## run 1
Design cpu_v, start of the top module:
module  cpu_v(wire_clock, wire_reset, bus_RAM_DATA_IN,bus_RAM_DATA_OUT,bus_RAM_ADDRESS,wire_RW, bus_keyboard, videoflag, bus_vga_pos, bus_vga_char,data_debug, led);
   input wire         wire_clock;
   input wire         wire_reset;
   input wire [15:0]  bus_RAM_DATA_IN;
   output wire [15:0]  bus_RAM_DATA_OUT;
   output wire [15:0]  bus_RAM_ADDRESS;
   output wire         wire_RW;
   input  wire [7:0]  bus_keyboard;
   output wire         videoflag;
   output wire [15:0]  bus_vga_pos;
   output wire [15:0]  bus_vga_char;
   output wire [15:0]  data_debug;
   output wire [15:0]  led;
   wire [15:0]         m2;
   wire [15:0]         m3;
   wire [15:0]         m4;
   wire                enable_alu;
   wire [5:0]          opCode;
   wire                useCarry;
   wire                useDec;
   wire [15:0]         FR_in_at_control;
   wire [15:0]         FR_out_at_control;
   wire [2:0]          flagToShifthAndRot;
   alu_v alu_v_dut(wire_clock,wire_reset,enable_alu,m2,m3,m4,opCode,FR_out_at_control,FR_in_at_control,useCarry,flagToShifthAndRot,useDec);
  ...
Size in the first run: ~360 flip-flops.
clock: 14.8 ns
lec_check: 0
abc_area: 1
cap_margin: 30
core_margin: 2
core_utilization: 72
cts_cluster_diameter: 396
cts_cluster_size: 13
hold_slack_margin: -0.09
place_density_lb_addon: 0.25
setup_slack_margin: 3.72
slew_margin: 0
run.sh (not shown) runs the stock make flow with config.mk's settings and CLKGATE_MAP_FILE=.
In the summary table, run 1 is marked failed, with error GRT-0232 raised in global routing.
[inputs] run 2 vs run 1
==> flow/config.mk <==
export PLATFORM = sky130hd
export DESIGN_NAME = cpu_v
export DESIGN_NICKNAME = cpu_v
export VERILOG_FILES = /design/flow/design.v
export SDC_FILE = /design/flow/constraint.sdc
export NUM_CORES = 4
export LEC_CHECK = 0
export ABC_AREA = 1
export CAP_MARGIN = 20
export CORE_MARGIN = 2
export CORE_UTILIZATION = 72
export CTS_CLUSTER_DIAMETER = 326
export CTS_CLUSTER_SIZE = 97
export PLACE_DENSITY = 0.4
export SLEW_MARGIN = 20
export TNS_END_PERCENT = 10
==> flow/constraint.sdc <==
create_clock -name core_clock -period 17.3 [get_ports {wire_clock}]
set_input_delay 3.4600 -clock core_clock [delete_from_list [all_inputs] [get_ports {wire_clock}]]
set_output_delay 3.4600 -clock core_clock [all_outputs]
set_load 0.01 [all_outputs]
Findings:
Run 2 did not run to completion, as it errored out during global routing. From run 1 to run 2 the numbers moved as follows: clock buffer count from CTS fell 24; cell area after placement fell about 1%; area of the die about even; number of instances in the placed design about even.
### run 2 -> run 3
==> flow/config.mk <==
export PLATFORM = sky130hd
export DESIGN_NAME = cpu_v
export DESIGN_NICKNAME = cpu_v
export VERILOG_FILES = /design/flow/design.v
export SDC_FILE = /design/flow/constraint.sdc
export NUM_CORES = 4
export LEC_CHECK = 0
export CAP_MARGIN = 20
export CORE_MARGIN = 2
export CORE_UTILIZATION = 57
export CTS_CLUSTER_DIAMETER = 100
export SLEW_MARGIN = 20
==> flow/constraint.sdc <==
create_clock -name core_clock -period 33.1 [get_ports {wire_clock}]
set_input_delay 6.6200 -clock core_clock [delete_from_list [all_inputs] [get_ports {wire_clock}]]
set_output_delay 6.6200 -clock core_clock [all_outputs]
set_load 0.01 [all_outputs]
- Run 2 → run 3: number of gates given a new drive strength after cts lost 150, number of buffers inserted to repair setup after CTS now sits lower.
- Going from run 2 to run 3, the area of the die was found to have gone up by 24%.
- The run showing the smaller number of cells after detailed placement is run 3.
- Against run 2 as the reference, run 3 delivers a lower synthesized cell count.
- Between run 3 and run 2, synthesized area is lower for run 3, run 2 comes in above that.
- For the pre-placement core utilization, run 3 came in 15 points lower than run 2 did.
- As of run 3, number of cell instances after yosys synthesis had fallen by more than 10% compared to run 2.
- Both conditions hold for run 3: the flow ran to the end and the final layout passed the timing, DRC and antenna checks.
- Run 2 has a lower number of placement rows than run 3.
- Min area fraction in full adders, half adders and majority gates across run 3 and run 2: run 2
## Diff of input files: run 4 against run 3
--- a/flow/config.mk
+++ b/flow/config.mk
@@ -7,6 +7,8 @@
 export LEC_CHECK = 0
+export ABC_AREA = 1
 export CAP_MARGIN = 20
 export CORE_MARGIN = 2
-export CORE_UTILIZATION = 57
-export CTS_CLUSTER_DIAMETER = 100
+export CORE_UTILIZATION = 70
+export CTS_CLUSTER_DIAMETER = 232
+export MAX_ROUTING_LAYER = met4
 export SLEW_MARGIN = 20
==> flow/constraint.sdc <==
create_clock -name core_clock -period 22.3 [get_ports {wire_clock}]
set_input_delay 4.4600 -clock core_clock [delete_from_list [all_inputs] [get_ports {wire_clock}]]
set_output_delay 4.4600 -clock core_clock [all_outputs]
set_load 0.01 [all_outputs]
==> results <==
- Run 4 did not finish; the tool stopped in global routing with error GRT-0232.
- Run 4 vs. run 3: share of cell area taken by muxes after synthesis went down by 8.8 points.
- Diff run 3 -> run 4 | number of cell rows | decrease of 8.9%
- Run 3 has a higher tally of unique sky130hd cells used after synthesis than run 4.
- Post-placement cell count of run 4 exceeds that of run 3 by more than a quarter.
- Run 3 -> run 4: placer congestion estimate increased by more than 10%
- Side by side, initial core utilization turned out higher in run 4 than in run 3.
- The main combinational cell family by area after synthesis comes out AND-OR/OR-AND gates in one run and simple AND/OR/NAND/NOR gates in the other, namely in run 3 and run 4 respectively.
- Run 4 vs run 3: share of synthesized cell area in full adder, half adder and majority cells down
[inputs] run 5 vs run 4
--- a/flow/config.mk
+++ b/flow/config.mk
@@ -7,8 +7,8 @@
 export LEC_CHECK = 0
-export ABC_AREA = 1
 export CAP_MARGIN = 20
 export CORE_MARGIN = 2
-export CORE_UTILIZATION = 70
-export CTS_CLUSTER_DIAMETER = 232
+export CORE_UTILIZATION = 68
+export CTS_CLUSTER_SIZE = 34
 export MAX_ROUTING_LAYER = met4
+export SETUP_SLACK_MARGIN = 4.88
 export SLEW_MARGIN = 20
==> flow/constraint.sdc <==
create_clock -name core_clock -period 25.9 [get_ports {wire_clock}]
set_input_delay 5.1800 -clock core_clock [delete_from_list [all_inputs] [get_ports {wire_clock}]]
set_output_delay 5.1800 -clock core_clock [all_outputs]
set_load 0.01 [all_outputs]
[summary]
- Completing all stages was not enough for run 5: its layout failed the final checks because of capacitance limit, slew limit, setup timing.
- Stage in which a tool error killed run 4: global routing.
- Compared with run 4, in run 5 post-CTS setup buffer count increased 210%, horizontal extent of the die increased about 0.6%, chip area in the Yosys report decreased 750 µm², synthesized-area fraction occupied by ao, oa, aoi and oai cells increased 0.50 points.


north:
cpu_v again, from the RTL that the note above started with.
export LEC_CHECK = 0
export ABC_AREA = 1
export CAP_MARGIN = 30
export CORE_MARGIN = 2
export CORE_UTILIZATION = 72
export CTS_CLUSTER_DIAMETER = 396
export CTS_CLUSTER_SIZE = 13
export PLACE_DENSITY_LB_ADDON = 0.25
export SETUP_SLACK_MARGIN = -0.77
export SLEW_MARGIN = 20
create_clock -name core_clock -period 14.8 [get_ports {wire_clock}]
north terminated abnormally: global routing (5_1_grt) reported GRT-0232.
### north -> south
- a deleted CTS_CLUSTER_DIAMETER that had been 396
- a change of CAP_MARGIN from 30 to 20
- a deleted SETUP_SLACK_MARGIN that had been -0.77
- a deleted PLACE_DENSITY_LB_ADDON that had been 0.25
- a deleted ABC_AREA that had been 1
- a deleted CTS_CLUSTER_SIZE that had been 13
- a change of CORE_UTILIZATION from 72 to 60
- a change of the clock period (ns, I/O delays scaled along) from 14.8 to 31.1
south closes out successfully: all stages finished, all timing, DRC and antenna checks passed.
NOTE: simple-gate share of the synthesized area in south falls short of that of north
Summary of south over north: area of the core went up about 18%, area of the mapped netlist -1.7%.
| mux contribution to synthesized area | south vs north | 8.8 points higher |
On cell count after placement, the higher figure sits with north, not south.
Die size: south exceeds north
Input changes introduced in east (baseline for comparison: south):
- CORE_UTILIZATION changed from 60 to 40
east finished all stages; the layout is clean.
Per the final summary, south finished and its layout is clean on timing, DRC and antenna.
Overall global routing resource usage on east is down relative to south.
Reported for east and south, yosys synthesis chip area turned out identical to the last digit.
Via count essentially unchanged between south and east.
| initial standard-cell utilization of the core | east vs south | 20 points lower |
Die size: east exceeds south
south → east: non-filler instance count after layout went up by 485; post-layout net count +about 0.5%; design area saw an increase.
End of the critical path = alu_v_dut.m2[13]: east; end of the critical path = alu_v_dut.m2[9]: south
Min core region area across east and south: south
Diff south -> east: setup slack went down, register-to-register setup slack decreased 350 ps.
#### Input delta (west over east)
- setting CTS_CLUSTER_SIZE to 35 for the first time
- setting PLACE_DENSITY_LB_ADDON to 0.25 for the first time
- changing CORE_UTILIZATION from 40 to 72
- setting SETUP_SLACK_MARGIN to 4.63 for the first time
- changing the clock period (ns, I/O delays scaled along) from 31.1 to 15.9
## What came out
west failed in global routing (5_1_grt) with GRT-0116.
Area of the die (west vs. east) decreases by more than a quarter
Post-synthesis instance area: west vs east identical
Chip width delta for west relative to east: about 25% lower
west — number of setup buffers added after CTS 86 higher, east as reference
Re yosys synthesis chip area: no difference whatsoever between east and west.
Floorplan core density on west is up relative to east.


## job 5896
Starting RTL as in the previous note.
export LEC_CHECK = 0
export ABC_AREA = 1
export CAP_MARGIN = 20
export CORE_MARGIN = 2
export CORE_UTILIZATION = 72
export CTS_CLUSTER_DIAMETER = 234
export MAX_ROUTING_LAYER = met4
export SLEW_MARGIN = 20
create_clock -name core_clock -period 21.8 [get_ports {wire_clock}]
As the logs show, job 5896 stopped at global routing (5_1_grt) after a tool error, so it never reached the end of the flow.
Modified inputs, job 3930 compared to job 5896
- CTS_CLUSTER_DIAMETER changed from 234 to 400
- CTS_CLUSTER_SIZE newly set to 10
- SETUP_SLACK_MARGIN newly set to 1.56
- ABC_AREA removed (was 1)
- PLACE_DENSITY newly set to 0.37
- MAX_ROUTING_LAYER removed (was met4)
- the clock period (ns, I/O delays scaled along) changed from 21.8 to 5.28
### Flow results
FAIL job 3930 @ global routing (5_1_grt): tool exited with error
Total of flip-flops plus latches after synthesis: job 3930 vs job 5896 identical
Job 5896 → job 3930: pre-CTS worst setup slack decreased 17.59 ns; area fraction in and, or, nand and nor cells fell 5.2 points; total die area decreased about 1.7%.
Going from job 5896 to job 3930, routability-driven placement congestion ratio picked up an extra 4.4%; cell area after technology mapping went down about 1.7%; x dimension of the die fell about 0.8%; cell area after placement went up.
Chip area from the yosys synthesis statistics sits lower in job 3930 than in job 5896.
Measured against job 3930, the number of cells produced by synthesis of job 5896 comes out at 1.2 times the reference value.
Here is what was changed in the inputs of job 4514 compared with job 3930.
- swapping 20 for 30 in CAP_MARGIN
- clearing PLACE_DENSITY, which used to be 0.37
- swapping 10 for 13 in CTS_CLUSTER_SIZE
- swapping 1.56 for -0.77 in SETUP_SLACK_MARGIN
- swapping 400 for 396 in CTS_CLUSTER_DIAMETER
- putting PLACE_DENSITY_LB_ADDON at 0.25 where nothing was set
- putting ABC_AREA at 1 where nothing was set
- putting HOLD_SLACK_MARGIN at -0.1 where nothing was set
- swapping 20 for 30 in SLEW_MARGIN
- swapping 5.28 for 14.8 in the clock period (ns, I/O delays scaled along)
Results
Of the runs job 3930 and job 4514, none of them finished clean.
In the summary table, job 3930 is marked failed, with error GRT-0116 raised in global routing (5_1_grt).
STATUS total core area: job 4514 loses against job 3930
Compared with job 3930, in job 4514 number of standard cells after synthesis went up, xor-xnor portion of the synthesized cell area did not really move, worst setup timing slack at the placement stage went up, H-tree level count went down, count of distinct cell types in the synthesized netlist went down.
Cell area after technology mapping (lower): job 3930
Job 4514 ended up with simple AND/OR/NAND/NOR gates as its largest family of logic cells by area; job 3930 ended up with AND-OR/OR-AND gates.
Vertical die dimension: job 4514 higher than job 3930
Area fraction in full adders, half adders and majority gates in job 4514 vs job 3930: down 0.33 points
diff inputs: job 4514 => job 2496
- SLEW_MARGIN now 20, was 30
- HOLD_SLACK_MARGIN no longer set, was -0.1
- CTS_CLUSTER_SIZE no longer set, was 13
- CAP_MARGIN now 20, was 30
- SETUP_SLACK_MARGIN now 3.89, was -0.77
- CTS_CLUSTER_DIAMETER now 234, was 396
- MAX_ROUTING_LAYER now met4, previously not set
- PLACE_DENSITY_LB_ADDON no longer set, was 0.25
- the clock period (ns, I/O delays scaled along) now 26.7, was 14.8
--- outcome ---
FAIL job 2496 @ global routing (5_1_grt): tool exited with error
Looking at maximum level of the CTS H-tree, job 2496 sits 1 above job 4514.
Compared with job 4514, job 2496 shows last weighted congestion value of the routability-driven placer that has gone up slightly.
Diff job 2496..job 4514 | chip height | unchanged
In the metrics for job 4514 and job 2496, the one carrying the higher number of buffers inserted during clock tree synthesis is job 2496.
Diff job 2496..job 4514 | share of flip-flops with an asynchronous set or reset after synthesis | unchanged
Count of flip-flops with a built-in enable after synthesis of job 2496 is on par with job 4514.
On unique cell type count in the Yosys netlist, job 4514 and job 2496 are neck and neck.
On part of the Yosys area used for sequential elements, job 4514 and job 2496 are neck and neck.
